## v45
## uSFFT
module uSFFT #(
    parameter BITWIDTH = 8,
    parameter BINPUT = 2
) (
    input wire iClk,
    input wire iRstN,
    input wire loadW,
    input wire iClr,
    input wire iAReal0,
    input wire iAImg0,
    input wire iAReal1,
    input wire iAImg1,
    input wire iBReal0,
    input wire iBImg0,
    input wire iBReal1,
    input wire iBImg1,
    input wire [BITWIDTH-1:0] iwReal,
    input wire [BITWIDTH-1:0] iwImg,
    output wire oCReal0,
    output wire oCImg0,
    output wire oCReal1,
    output wire oCImg1,
    output wire oDReal0,
    output wire oDImg0,
    output wire oDReal1,
    output wire oDImg1
);
For scale: ~600 flip-flops, roughly 36 I/O pins, about 0.032 mm2 of cells after synthesis.
Settings: LEC_CHECK=0, CAP_MARGIN=20, CORE_MARGIN=2, CORE_UTILIZATION=55, CTS_CLUSTER_SIZE=100, SLEW_MARGIN=20; clock period 3.36 ns.
run.sh (not shown) runs the stock make flow with config.mk's settings and CLKGATE_MAP_FILE=.
#### Input delta (v25 over v45)
- CTS_CLUSTER_SIZE no longer set, was 100
- CORE_UTILIZATION now 40, was 55
- the clock period (ns, I/O delays scaled along) now 4.0, was 3.36
Results
Delta (v25 minus v45): via count went down 619, normalized max-slew margin fell 5.8 points, clock skew flat, post-route worst hold slack grew by 0.14 ns. Summary — number of cells in the design after placement, v25 relative to v45: higher, by about 7%. What v25 reported for routed wire length has to be multiplied by 1.06 to get the figure for v45. Number of well-tap cells placed delta for v25 relative to v45: about 37% higher. v25 vs. v45: final area climbed about 0.4%; worst reg-to-reg path cell count climbed 1; logic depth of the worst setup path including buffers climbed 1; parity-gate share of the synthesized area counting xor and xnor cells barely changed.
Setup changes, v25 to v11
- an added TNS_END_PERCENT of 60
- a change of CAP_MARGIN from 20 to 30
- an added PLACE_DENSITY of 0.55
- an added CTS_CLUSTER_SIZE of 93
- a change of CORE_UTILIZATION from 40 to 53
--- outcome ---
v11 ran to completion and came out clean on the timing, DRC and antenna checks. As far as number of antenna violations at the first check in global routing goes, v11 and v25 are indistinguishable; the numbers are identical. From v25 to v11 the numbers moved as follows: clock-buffer cell count down 1; global-route usage went up by 6.4 points.
Input changes introduced in v54 (baseline for comparison: v11):
- CTS_CLUSTER_SIZE removed (was 93)
- TNS_END_PERCENT removed (was 60)
- PLACE_DENSITY removed (was 0.55)
- CORE_UTILIZATION changed from 53 to 72
- CAP_MARGIN changed from 30 to 20
- the clock period (ns, I/O delays scaled along) changed from 4.0 to 3.24
Results
[flow] v54 | stages: complete | final checks: fail | reason: hold timing. Against v11, first-iteration DRC count in v54 rose by more than half. Compared v54 against v11; buffering overhead within noise. Summary: design area, v54 better than v11. v54 -> v11: routed wire length flat. Layout clock buffer count of v54 exceeds that of v11 by a few percent. In terms of multiplexer fraction of the synthesized cell area, v54 and v11 differ only marginally.
The following lists how v16 was set up differently from v54:
- setting SETUP_SLACK_MARGIN to -0.16 for the first time
- changing the clock period (ns, I/O delays scaled along) from 3.24 to 2.28
Findings:
Net switching share of the total power for v16: 0.44 points up relative to v54
Ran to the end and failed final checks on setup timing: v16.
Lower number of vias per cell among v54 and v16: v54
In the flow results for v54 and v16, the utilization after layout is smaller on v54.
Diff v54 -> v16: portion of the clock cycle consumed by the worst path in the final layout now larger, met1 global-route usage now smaller.
Between v54 and v16, number of standard cells in the final layout excluding fillers increased.
Compared with v54, in v16 met1 routed wirelength after detailed routing held; first-pass GRT wire length rose by about 4.3%; cell total after placement has increased; routed wire length rose by about 7%; data required time at the worst endpoint shows a reduction of 1.02 ns.

---

uSFFT again, from the RTL that the note above started with.
Settings: LEC_CHECK=0, CAP_MARGIN=15, CORE_ASPECT_RATIO=0.5, CORE_MARGIN=2, CORE_UTILIZATION=70, CTS_CLUSTER_SIZE=41, SETUP_SLACK_MARGIN=0.79, SLEW_MARGIN=20; clock period 3.13 ns.
Then changed:
- CAP_MARGIN: 15 -> 20
- CORE_ASPECT_RATIO: 0.5 -> not set
- CORE_UTILIZATION: 70 -> 40
- CTS_CLUSTER_SIZE: 41 -> not set
- SETUP_SLACK_MARGIN: 0.79 -> not set
- clock period: 3.13 -> 3.03 ns (I/O delays scaled with it)
What happened: Die size came out higher by 73%; final area came out lower by 0.77%; non-clock buffer count came out lower by 45; total power came out higher by 6.8%; hold slack degrades by 0.064 ns.

---

== pepper ==
Starting RTL as in the previous note.
export LEC_CHECK = 0
export ABC_AREA = 1
export CAP_MARGIN = 35
export CELL_PAD_IN_SITES_DETAIL_PLACEMENT = 0
export CORE_MARGIN = 2
export CORE_UTILIZATION = 72
export CTS_CLUSTER_SIZE = 44
export GPL_ROUTABILITY_DRIVEN = 0
export PLACE_DENSITY_LB_ADDON = 0.27
export SLEW_MARGIN = 20
export TNS_END_PERCENT = 90
create_clock -name core_clock -period 1.81 [get_ports {iClk}]
pepper ran in full, but the layout does not pass; the checks complain about negative setup slack.
diff inputs: pepper => garnet
Settings: removing PLACE_DENSITY_LB_ADDON (formerly 0.27); setting PLACE_DENSITY to 0.36 for the first time; changing GPL_ROUTABILITY_DRIVEN from 0 to 1; changing CTS_CLUSTER_SIZE from 44 to 41; removing ABC_AREA (formerly 1); changing the clock period (ns, I/O delays scaled along) from 1.81 to 1.72.
==> comparison <==
Not one of pepper and garnet finished clean. pepper: all stages done; final checks FAILED (negative setup slack). Diff pepper -> garnet: area of the mapped netlist went down about 4.3%, part of the Yosys area used for sequential elements went up 2.0 points, total nets after synthesis went down about 20%, total die size went down 4.2%. garnet: post-synthesis xor/xnor area fraction is 8.3 points higher than what pepper reported. On synthesized cell count: between garnet and pepper, it ends up higher for pepper.
diff inputs: garnet => lagoon
Settings: PLACE_DENSITY no longer set, was 0.36; CORE_UTILIZATION now 16, was 72; CAP_MARGIN now 20, was 35; CTS_CLUSTER_SIZE no longer set, was 41; CELL_PAD_IN_SITES_DETAIL_PLACEMENT no longer set, was 0; TNS_END_PERCENT no longer set, was 90; GPL_ROUTABILITY_DRIVEN no longer set, was 1; the clock period (ns, I/O delays scaled along) now 5.32, was 1.72.
lagoon completed every stage of the flow, and the final layout passed the timing, DRC and antenna checks. Going from garnet to lagoon, final RePlAce weighted congestion shrinks by about 16%. The final reports for lagoon and garnet show buffer count from post-CTS setup fixing lower in the former. Sort garnet and lagoon by full die area, ascending, and garnet comes first. Area fraction in full adders, half adders and majority gates: lagoon vs garnet, no meaningful difference. Diff lagoon..garnet | cell total in the yosys stat output | unchanged.
Input changes introduced in violet (baseline for comparison: lagoon):
Settings: setting CTS_CLUSTER_SIZE to 97 for the first time; changing CORE_UTILIZATION from 16 to 63; changing the clock period (ns, I/O delays scaled along) from 5.32 to 2.45.
Results
Although violet finished all stages, its layout failed final checks on negative setup slack. The wire length of violet exceeds that of lagoon by 2.9 mm. Measured against each other, lagoon and violet differ in relative contribution of the clock network to total power, the lower figure coming from violet. [compare] base=lagoon new=violet: floorplan row count decreased by 82 relative to the old numbers; area of all placed cells without fillers lower; leakage power total now sits higher. Power: lower on lagoon. The higher worst relative slew slack came out of violet. Compared with lagoon, violet shows number of tapcells that has gone down by more than half. Lower critical path depth goes to lagoon over violet. First-pass GRT wire length on violet is behind lagoon.
Modified inputs, raven compared to violet
Settings: an added SETUP_SLACK_MARGIN of 0.8; a change of CORE_UTILIZATION from 63 to 61; a deleted CTS_CLUSTER_SIZE that had been 97; a change of the clock period (ns, I/O delays scaled along) from 2.45 to 2.95.
Results
Part of the power in combinational logic in raven is 1.0 points below violet. In raven, the final critical delay including setup and external delays came out 0.023 ns below the value in violet. The post-layout instance area of raven was superior to that of violet. Both conditions hold for raven: the flow ran to the end and the final layout passed the timing, DRC and antenna checks.

---

run 1:
Starting RTL as in the previous note.
clock: 4.0 ns
lec_check: 0
cap_margin: 35
cell_pad_in_sites_global_placement: 1
core_margin: 2
core_utilization: 40
setup_slack_margin: 0.02
slew_margin: 20
### run 1 -> run 2
# run 1
export LEC_CHECK = 0
export CAP_MARGIN = 35
export CELL_PAD_IN_SITES_GLOBAL_PLACEMENT = 1
export CORE_MARGIN = 2
export CORE_UTILIZATION = 40
export SETUP_SLACK_MARGIN = 0.02
export SLEW_MARGIN = 20
create_clock -name core_clock -period 4.0 [get_ports {iClk}]
# run 2
export LEC_CHECK = 0
export CAP_MARGIN = 20
export CORE_MARGIN = 2
export CORE_UTILIZATION = 57
export SLEW_MARGIN = 20
create_clock -name core_clock -period 3.03 [get_ports {iClk}]
Findings:
Run 2 vs run 1: combinational power share up. Compared to run 1, run 2 has area of the core 30% lower. | number of gates on the worst path with buffers counted | higher: run 1 |. On total global routing track utilization: run 2 sits above run 1. Wire: run 2 routes less than run 1.
Modified inputs, run 3 compared to run 2
# run 2
export LEC_CHECK = 0
export CAP_MARGIN = 20
export CORE_MARGIN = 2
export CORE_UTILIZATION = 57
export SLEW_MARGIN = 20
create_clock -name core_clock -period 3.03 [get_ports {iClk}]
# run 3
export LEC_CHECK = 0
export CAP_MARGIN = 20
export CORE_MARGIN = 2
export CORE_UTILIZATION = 66
export SLEW_MARGIN = 20
create_clock -name core_clock -period 2.08 [get_ports {iClk}]
## What came out
- Run 3 finished all stages; layout check result: FAIL, due to setup timing.
- For run 2, the class of the tightest hold or removal check was in -> async, unlike run 3, where it was in -> reg.
- Taking run 2 as the reference, in run 3 final estimated routing congestion in global placement up 5.2%, final wirelength went up, global-route wire length before repair rose by 4.2%.
- Summary of the comparison: global router's overall resource usage is higher in run 3, relative to run 2.
- Run 3 vs run 2: slack of the critical path down in run 3
- Taking run 2 as the reference, in run 3 worst slack on hold paths picked up an extra 0.15 ns, post-synthesis share of cell area spent on and-or and or-and gates neither gained nor lost much.
- As far as post-synthesis cell count from yosys goes, run 3 and run 2 are indistinguishable; the numbers are identical.
- Going from run 2 to run 3, data arrival time at the worst-slack endpoint shrinks by 0.06 ns.
- Run 3 ends up with a post-route clock period utilization that is 38 points higher than in run 2.

---

## the previous run
Starting RTL as in the previous note.
export LEC_CHECK = 0
export CAP_MARGIN = 30
export CORE_MARGIN = 2
export CORE_UTILIZATION = 53
export CTS_CLUSTER_SIZE = 93
export GPL_TIMING_DRIVEN = 0
export MIN_ROUTING_LAYER = met2
export PLACE_DENSITY = 0.55
export SLEW_MARGIN = 35
export TNS_END_PERCENT = 60
create_clock -name core_clock -period 4.0 [get_ports {iClk}]
The previous run: all stages complete, timing, DRC and antenna checks passed
#### Input delta (the current run over the previous run)
==> flow/config.mk <==
export PLATFORM = sky130hd
export DESIGN_NAME = uSFFT
export DESIGN_NICKNAME = uSFFT
export VERILOG_FILES = /design/flow/design.v
export SDC_FILE = /design/flow/constraint.sdc
export NUM_CORES = 4
export LEC_CHECK = 0
export CAP_MARGIN = 20
export CORE_MARGIN = 2
export CORE_UTILIZATION = 40
export SETUP_SLACK_MARGIN = -0.28
export SLEW_MARGIN = 20
==> flow/constraint.sdc <==
create_clock -name core_clock -period 3.03 [get_ports {iClk}]
set_input_delay 0.6060 -clock core_clock [delete_from_list [all_inputs] [get_ports {iClk}]]
set_output_delay 0.6060 -clock core_clock [all_outputs]
set_load 0.01 [all_outputs]
[summary]
- Per the comparison of the current run with the previous run, remaining number of nets flagged by the antenna check after routing essentially unchanged, placement row count increased 14, fmax increased about 22%.
- Between the previous run and the current run, via count normalized by instance count decreased.
- Relative to the previous run, the current run improves via count.
- Compared with the previous run, in the current run core utilization went down, slack of the worst reg-to-reg path went down.
- Looking at global routing's busiest layer, the met3 result is from the previous run; the met2 one comes from the current run.
- In the current run, the initial core utilization came out 13 points below the value in the previous run.
- The final reports for the current run and the previous run show post-layout period usage of the worst path higher in the former.

---

uSFFT again, from the RTL that the note above started with.
Settings: LEC_CHECK=0, CAP_MARGIN=35, CELL_PAD_IN_SITES_DETAIL_PLACEMENT=1, CELL_PAD_IN_SITES_GLOBAL_PLACEMENT=1, CORE_MARGIN=2, CORE_UTILIZATION=66, GPL_ROUTABILITY_DRIVEN=0, GPL_TIMING_DRIVEN=1, MIN_ROUTING_LAYER=met1, PLACE_DENSITY=0.51, SLEW_MARGIN=5, TNS_END_PERCENT=35; clock period 4.58 ns.
The baseline ended with an error in 4_1_cts, error DPL-0033.
Change:
--- a/flow/config.mk
+++ b/flow/config.mk
@@ -8,10 +8,11 @@
 export CAP_MARGIN = 35
-export CELL_PAD_IN_SITES_DETAIL_PLACEMENT = 1
+export CELL_PAD_IN_SITES_DETAIL_PLACEMENT = 2
 export CELL_PAD_IN_SITES_GLOBAL_PLACEMENT = 1
 export CORE_MARGIN = 2
-export CORE_UTILIZATION = 66
+export CORE_UTILIZATION = 40
 export GPL_ROUTABILITY_DRIVEN = 0
 export GPL_TIMING_DRIVEN = 1
-export MIN_ROUTING_LAYER = met1
-export PLACE_DENSITY = 0.51
+export MIN_ROUTING_LAYER = met2
+export PLACE_DENSITY_LB_ADDON = 0.02
+export SETUP_SLACK_MARGIN = 0.02
 export SLEW_MARGIN = 5
This time the run completed without violations; synthesized cell count stays the same; area after synthesis stays the same; die area rose by well over a third.
Change:
--- a/flow/config.mk
+++ b/flow/config.mk
@@ -8,3 +8,2 @@
 export CAP_MARGIN = 35
-export CELL_PAD_IN_SITES_DETAIL_PLACEMENT = 2
 export CELL_PAD_IN_SITES_GLOBAL_PLACEMENT = 1
@@ -15,3 +14,2 @@
 export MIN_ROUTING_LAYER = met2
-export PLACE_DENSITY_LB_ADDON = 0.02
 export SETUP_SLACK_MARGIN = 0.02
The new run ran to the end with no violations.
Wire length fell by 16%.
Count of clock-buffer cells in the layout fell by 5.
Power fell by 3.8%.
Cell count is about the same.
Change:
--- a/flow/config.mk
+++ b/flow/config.mk
@@ -8,2 +8,3 @@
 export CAP_MARGIN = 35
+export CELL_PAD_IN_SITES_DETAIL_PLACEMENT = 1
 export CELL_PAD_IN_SITES_GLOBAL_PLACEMENT = 1
@@ -13,4 +14,4 @@
 export GPL_TIMING_DRIVEN = 1
-export MIN_ROUTING_LAYER = met2
-export SETUP_SLACK_MARGIN = 0.02
+export MIN_ROUTING_LAYER = met1
+export PLACE_DENSITY_LB_ADDON = 0.29
 export SLEW_MARGIN = 5
Cell area is about the same; utilization went down by 0.12 points; combinational power hardly moves; setup slack hardly moves; final cell count went down by 0.34%; routed wire length went up by about 3.5%.

---

uSFFT again, from the RTL that the note above started with.
export LEC_CHECK = 0
export CAP_MARGIN = 35
export CELL_PAD_IN_SITES_DETAIL_PLACEMENT = 0
export CORE_MARGIN = 2
export CORE_UTILIZATION = 72
export CTS_CLUSTER_SIZE = 44
export GPL_ROUTABILITY_DRIVEN = 0
export PLACE_DENSITY_LB_ADDON = 0.27
export SETUP_SLACK_MARGIN = 0.34
export SLEW_MARGIN = 20
export TNS_END_PERCENT = 90
create_clock -name core_clock -period 2.85 [get_ports {iClk}]
The starting point passed the timing, DRC and antenna checks.
Next try:
--- a/flow/config.mk
+++ b/flow/config.mk
@@ -8 +8,2 @@
-export CAP_MARGIN = 35
+export ABC_AREA = 1
+export CAP_MARGIN = 5
@@ -14,2 +15 @@
-export PLACE_DENSITY_LB_ADDON = 0.27
-export SETUP_SLACK_MARGIN = 0.34
+export SETUP_SLACK_MARGIN = -0.12
==> flow/constraint.sdc (replaced) <==
create_clock -name core_clock -period 1.68 [get_ports {iClk}]
set_input_delay 0.3360 -clock core_clock [delete_from_list [all_inputs] [get_ports {iClk}]]
set_output_delay 0.3360 -clock core_clock [all_outputs]
set_load 0.01 [all_outputs]
This time the run produced a layout that fails on setup timing.
Sequential cell count does not change.
Worst setup slack gets worse by 840 ps.
Final area increases by 12%.
Non-clock buffer count rose by 316.
Critical path depth is higher by 3.
Synthesized area went up by 4.5%.
Cell count came out higher by 30%.
Die size rose by 4.4%.
Next try:
==> flow/config.mk (replaced) <==
export PLATFORM = sky130hd
export DESIGN_NAME = uSFFT
export DESIGN_NICKNAME = uSFFT
export VERILOG_FILES = /design/flow/design.v
export SDC_FILE = /design/flow/constraint.sdc
export NUM_CORES = 4
export LEC_CHECK = 0
export ABC_AREA = 1
export CAP_MARGIN = 20
export CORE_MARGIN = 2
export CORE_UTILIZATION = 70
export CTS_CLUSTER_SIZE = 16
export SETUP_SLACK_MARGIN = -0.15
export SLEW_MARGIN = 20
Outcome:
- The new run completed and failed the layout checks on setup timing
- routed wire length came out lower by about 7%
- cell area came out lower by 0.68%
- via count came out lower by about 3.7%
- utilization came out lower by 2.8 points
- non-clock buffer count came out lower by 20
- total power came out lower by about 0.6%
- die size came out higher by about 2.8%
- cell count hardly moves
Next try:
--- a/flow/config.mk
+++ b/flow/config.mk
@@ -11,0 +12 @@
+export CTS_CLUSTER_DIAMETER = 397
@@ -13 +14 @@
-export SETUP_SLACK_MARGIN = -0.15
+export SETUP_SLACK_MARGIN = -0.16
Effect:
- The changed run ran to the end with violations: setup timing
- routed wire length came out lower by a few percent
- cell area came out lower by a few percent
- count of clock-buffer cells in the layout came out lower by 47
Next try:
--- a/flow/config.mk
+++ b/flow/config.mk
@@ -9 +9,2 @@
-export CAP_MARGIN = 20
+export CAP_MARGIN = 5
+export CELL_PAD_IN_SITES_DETAIL_PLACEMENT = 0
@@ -11,4 +12,3 @@
-export CORE_UTILIZATION = 70
-export CTS_CLUSTER_DIAMETER = 397
-export CTS_CLUSTER_SIZE = 16
-export SETUP_SLACK_MARGIN = -0.16
+export CORE_UTILIZATION = 72
+export CTS_CLUSTER_SIZE = 44
+export GPL_ROUTABILITY_DRIVEN = 0
@@ -15,0 +16 @@
+export TNS_END_PERCENT = 90
Result: The changed run finished with setup timing left; die size went down by about 2.7%; global-route usage increases by 3.1 points; synthesized cell count does not change; routed wire length rises by about 14%.
Power figures rest on the tool's default switching activity, not on a simulated workload.
